Design calc_didactic, start of the top module:
module calc_didactic(
        clk,
        rst,
        mem_addr,
        mem_we,
        mem_wdata,
        mem_rdata
    );
parameter addr_width = 10;
parameter word_width = 16;
input                       clk;
input                       rst;
output[addr_width-1 : 0]    mem_addr;
output                      mem_we;
output[word_width-1 : 0]    mem_wdata;
input [word_width-1 : 0]    mem_rdata;
wire[word_width-1 : 0]      disp_cp, disp_ind, disp_am, disp_aie, disp_t1, disp_t2, disp_ri, disp_mag;
wire[word_width-1 : 0]      disp_state, disp_reg_data;
wire[word_width-1 : 0]      io_in;
wire                        io_oe, io_we;
wire                        cp_oe;
wire                        cp_we;
wire[word_width-1 : 0]      cp_in;
wire[word_width-1 : 0]      cp_out;
register #(word_width) cp(clk, rst, cp_oe, cp_we, cp_in, cp_out, disp_cp);
wire                        ind_oe;
wire                        ind_we;
wire[word_width-1 : 0]      ind_in;
wire[word_width-1 : 0]      ind_out;
register #(word_width) ind(clk, rst, ind_oe, ind_we, ind_in, ind_out, disp_ind);
wire                        am_oe;
wire                        am_we;
wire[word_width-1 : 0]      am_in;
wire[word_width-1 : 0]      am_out;
register #(word_width) am(clk, rst, am_oe, am_we, am_in, am_out, disp_am);
wire                        aie_oe;
wire                        aie_we;
wire[word_width-1 : 0]      aie_in;
wire[word_width-1 : 0]      aie_out;
register #(word_width) aie(clk, rst, aie_oe, aie_we, aie_in, aie_out, disp_aie);
wire                        t1_oe;
wire                        t1_we;
wire[word_width-1 : 0]      t1_in;
wire[word_width-1 : 0]      t1_out;
register #(word_width) t1(clk, rst, t1_oe, t1_we, t1_in, t1_out, disp_t1);
wire                        t2_oe;
wire                        t2_we;
wire[word_width-1 : 0]      t2_in;
wire[word_width-1 : 0]      t2_out;
register #(word_width) t2(clk, rst, t2_oe, t2_we, t2_in, t2_out, disp_t2);
wire                        ri_oe;
wire                        ri_we;
wire[word_width-1 : 0]      ri_in;
wire[word_width-1 : 0]      ri_out;
  ...
make LEC_CHECK=0 ABC_AREA=1 CAP_MARGIN=20 CORE_MARGIN=2 CORE_UTILIZATION=72 CTS_CLUSTER_DIAMETER=49 CTS_CLUSTER_SIZE=36 PLACE_DENSITY=0.84 SETUP_SLACK_MARGIN=-0.33 SLEW_MARGIN=20 finish   # period 5.5 ns
run.sh (not shown) runs the stock make flow with config.mk's settings and CLKGATE_MAP_FILE=.
The first run reached the layout checks and failed them: setup timing.
Change:
- ABC_AREA: 1 -> unset
- CORE_UTILIZATION: 72 -> 58
- CTS_CLUSTER_DIAMETER: 49 -> unset
- CTS_CLUSTER_SIZE: 36 -> unset
- PLACE_DENSITY: 0.84 -> unset
- SETUP_SLACK_MARGIN: -0.33 -> 1.26
- clock period: 5.5 -> 6.88 ns (I/O delays scaled with it)
The changed run produced a clean layout.
Via count went down by 8.9%.
Hold slack gets worse by 3.3 ps.
Die size went up by 22%.
Power went down by 11%.
Final area went up by 9.2%.
First-iteration DRC count went down by 24%.
Sequential share of layout area went down by 2.6 points.
Change:
- CORE_UTILIZATION: 58 -> 40
- SETUP_SLACK_MARGIN: 1.26 -> unset
- clock period: 6.88 -> 10.0 ns (I/O delays scaled with it)
After rerunning: Wire length drops by 10%; setup slack improves by 22 ps; power drops by about 34%; clock skew drops by 4.0 ps; critical path depth drops by 2; non-clock buffer count drops by 188; global-route usage drops by 13 points; register-to-register slack improves by 1400 ps; sequential power drops by 31%.
Change:
- CORE_UTILIZATION: 40 -> 57
- clock period: 10.0 -> 8.39 ns (I/O delays scaled with it)
Final area barely changes.
Wire length went down by 1.0%.
Setup slack is worse by 190 ps.
Synthesized area is unchanged.
Global-route usage increases by 10 points.

========
calc_didactic again, from the RTL that the note above started with.
// calc_didactic
module calc_didactic(
        clk,
        rst,
        mem_addr,
        mem_we,
        mem_wdata,
        mem_rdata
    );
clock: 7.97 ns
lec_check: 0
cap_margin: 10
core_margin: 2
core_utilization: 72
hold_slack_margin: -0.05
setup_slack_margin: 0.96
slew_margin: 20
The baseline did not get past global routing.
Rerun with:
--- a/flow/config.mk
+++ b/flow/config.mk
@@ -8 +8,2 @@
-export CAP_MARGIN = 10
+export ABC_AREA = 1
+export CAP_MARGIN = 20
@@ -10,3 +11,3 @@
-export CORE_UTILIZATION = 72
-export HOLD_SLACK_MARGIN = -0.05
-export SETUP_SLACK_MARGIN = 0.96
+export CORE_UTILIZATION = 70
+export CTS_CLUSTER_DIAMETER = 49
+export PLACE_DENSITY = 0.84
==> flow/constraint.sdc (replaced) <==
create_clock -name core_clock -period 5.94 [get_ports {clk}]
set_input_delay 1.1880 -clock core_clock [delete_from_list [all_inputs] [get_ports {clk}]]
set_output_delay 1.1880 -clock core_clock [all_outputs]
set_load 0.01 [all_outputs]
=>
- The new run finished with negative setup slack left
- synthesized cell count rises by about 22%
- area after synthesis rises by about 0.9%
- die size rises by 3.7%
Rerun with:
--- a/flow/config.mk
+++ b/flow/config.mk
@@ -8 +7,0 @@
-export ABC_AREA = 1
@@ -10,4 +9,3 @@
-export CORE_MARGIN = 2
-export CORE_UTILIZATION = 70
-export CTS_CLUSTER_DIAMETER = 49
-export PLACE_DENSITY = 0.84
+export CORE_MARGIN = 5
+export CORE_UTILIZATION = 40
+export CTS_CLUSTER_SIZE = 15
==> flow/constraint.sdc (replaced) <==
create_clock -name core_clock -period 10.0 [get_ports {clk}]
set_input_delay 2.0000 -clock core_clock [delete_from_list [all_inputs] [get_ports {clk}]]
set_output_delay 2.0000 -clock core_clock [all_outputs]
set_load 0.01 [all_outputs]
Outcome: The changed run produced a clean layout. Die area rises by about 80%. Global-route usage falls by 26 points. Clock power falls by 43%. Design area falls by about 5.6%.
Rerun with:
--- a/flow/config.mk
+++ b/flow/config.mk
@@ -9,3 +9,4 @@
-export CORE_MARGIN = 5
-export CORE_UTILIZATION = 40
-export CTS_CLUSTER_SIZE = 15
+export CORE_MARGIN = 2
+export CORE_UTILIZATION = 71
+export CTS_CLUSTER_SIZE = 37
+export SETUP_SLACK_MARGIN = 0.7
==> flow/constraint.sdc (replaced) <==
create_clock -name core_clock -period 5.2 [get_ports {clk}]
set_input_delay 1.0400 -clock core_clock [delete_from_list [all_inputs] [get_ports {clk}]]
set_output_delay 1.0400 -clock core_clock [all_outputs]
set_load 0.01 [all_outputs]
=> The changed run aborted during global routing with GRT-0116; die size goes down by 46%; area after synthesis does not change; synthesized cell count is unchanged.
Rerun with:
--- a/flow/config.mk
+++ b/flow/config.mk
@@ -7,0 +8 @@
+export ABC_AREA = 1
@@ -10,3 +11,3 @@
-export CORE_UTILIZATION = 71
-export CTS_CLUSTER_SIZE = 37
-export SETUP_SLACK_MARGIN = 0.7
+export CORE_UTILIZATION = 72
+export CTS_CLUSTER_DIAMETER = 57
+export PLACE_DENSITY_LB_ADDON = 0.19
==> flow/constraint.sdc (replaced) <==
create_clock -name core_clock -period 6.52 [get_ports {clk}]
set_input_delay 1.3040 -clock core_clock [delete_from_list [all_inputs] [get_ports {clk}]]
set_output_delay 1.3040 -clock core_clock [all_outputs]
set_load 0.01 [all_outputs]
What happened:
- The changed run completed, yet does not pass: negative setup slack
- synthesized cell count came out higher by about 22%
- synthesized area goes up by about 0.9%
- die area goes down by 0.51%
Rerun with:
--- a/flow/config.mk
+++ b/flow/config.mk
@@ -8 +7,0 @@
-export ABC_AREA = 1
@@ -11,3 +10 @@
-export CORE_UTILIZATION = 72
-export CTS_CLUSTER_DIAMETER = 57
-export PLACE_DENSITY_LB_ADDON = 0.19
+export CORE_UTILIZATION = 59
==> flow/constraint.sdc (replaced) <==
create_clock -name core_clock -period 5.39 [get_ports {clk}]
set_input_delay 1.0780 -clock core_clock [delete_from_list [all_inputs] [get_ports {clk}]]
set_output_delay 1.0780 -clock core_clock [all_outputs]
set_load 0.01 [all_outputs]
After rerunning: The new run finished with negative setup slack left; wire length grows by about a fifth; global-route usage shrinks by 2.4 points; worst hold slack is better by 3.6 ps.

========
## job 101
Starting RTL as in the previous note.
## calc_didactic
module calc_didactic(
        clk,
        rst,
        mem_addr,
        mem_we,
        mem_wdata,
        mem_rdata
    );
clock: 5.55 ns
lec_check: 0
abc_area: 1
cap_margin: 20
core_margin: 2
core_utilization: 72
cts_cluster_diameter: 57
cts_cluster_size: 72
max_routing_layer: met4
place_density_lb_addon: 0.19
setup_slack_margin: 1.45
slew_margin: 20
Job 101 did not finish; a tool error ended it in global routing.
Relative to job 101, the following input files were edited for job 102:
-- flow/config.mk --
<<< job 101, line 8
export ABC_AREA = 1
>>> job 102, line 8
<<< job 101, line 11
export CORE_UTILIZATION = 72
export CTS_CLUSTER_DIAMETER = 57
export CTS_CLUSTER_SIZE = 72
export MAX_ROUTING_LAYER = met4
export PLACE_DENSITY_LB_ADDON = 0.19
export SETUP_SLACK_MARGIN = 1.45
>>> job 102, line 10
export CORE_UTILIZATION = 62
==> flow/constraint.sdc <==
create_clock -name core_clock -period 7.31 [get_ports {clk}]
set_input_delay 1.4620 -clock core_clock [delete_from_list [all_inputs] [get_ports {clk}]]
set_output_delay 1.4620 -clock core_clock [all_outputs]
set_load 0.01 [all_outputs]
Notes after the runs:
Of job 101 and job 102, only job 102 finishes the flow clean.
Job 101 never completed; the flow aborted with a tool error in global routing.
Area of the die for job 102 is higher than for job 101.
Post-synthesis cell area came out lower on job 102 than on job 101.
[compare] base=job 101 new=job 102: number of sinks driven by the clock tree was more or less identical, total instance count after detailed placement went down by about 16%, portion of the post-synthesis area used by sequential elements went up by 0.33 points, synthesized instance count went down by 410.

========
calc_didactic again, from the RTL that the note above started with.
// calc_didactic
module calc_didactic(
        clk,
        rst,
        mem_addr,
        mem_we,
        mem_wdata,
        mem_rdata
    );
parameter addr_width = 10;
parameter word_width = 16;
input                       clk;
input                       rst;
output[addr_width-1 : 0]    mem_addr;
output                      mem_we;
output[word_width-1 : 0]    mem_wdata;
input [word_width-1 : 0]    mem_rdata;
wire[word_width-1 : 0]      disp_cp, disp_ind, disp_am, disp_aie, disp_t1, disp_t2, disp_ri, disp_mag;
wire[word_width-1 : 0]      disp_state, disp_reg_data;
wire[word_width-1 : 0]      io_in;
wire                        io_oe, io_we;
wire                        cp_oe;
wire                        cp_we;
wire[word_width-1 : 0]      cp_in;
wire[word_width-1 : 0]      cp_out;
register #(word_width) cp(clk, rst, cp_oe, cp_we, cp_in, cp_out, disp_cp);
wire                        ind_oe;
wire                        ind_we;
wire[word_width-1 : 0]      ind_in;
wire[word_width-1 : 0]      ind_out;
  ...
clock: 5.63 ns
lec_check: 0
abc_area: 1
cap_margin: 20
cell_pad_in_sites_detail_placement: 1
core_aspect_ratio: 1.57
core_margin: 7
core_utilization: 43
cts_cluster_diameter: 395
gpl_timing_driven: 0
max_routing_layer: met4
min_routing_layer: met2
place_density: 0.65
slew_margin: 10
The first run finished but failed the layout checks on setup timing.
Edit:
- ABC_AREA: 1 -> unset
- CELL_PAD_IN_SITES_DETAIL_PLACEMENT: 1 -> unset
- CORE_ASPECT_RATIO: 1.57 -> unset
- CORE_MARGIN: 7 -> 2
- CORE_UTILIZATION: 43 -> 67
- CTS_CLUSTER_DIAMETER: 395 -> 30
- GPL_TIMING_DRIVEN: 0 -> unset
- MIN_ROUTING_LAYER: met2 -> unset
- PLACE_DENSITY: 0.65 -> unset
- SETUP_SLACK_MARGIN: unset -> 0.21
- SLEW_MARGIN: 10 -> 20
- clock period: 5.63 -> 6.43 ns (I/O delays scaled with it)
What happened: With this change the flow did not get past global routing (5_1_grt); die size drops by well over a third; synthesized area is lower slightly; synthesized cell count decreases by about a fifth.
Power and IR drop assume default switching activity.
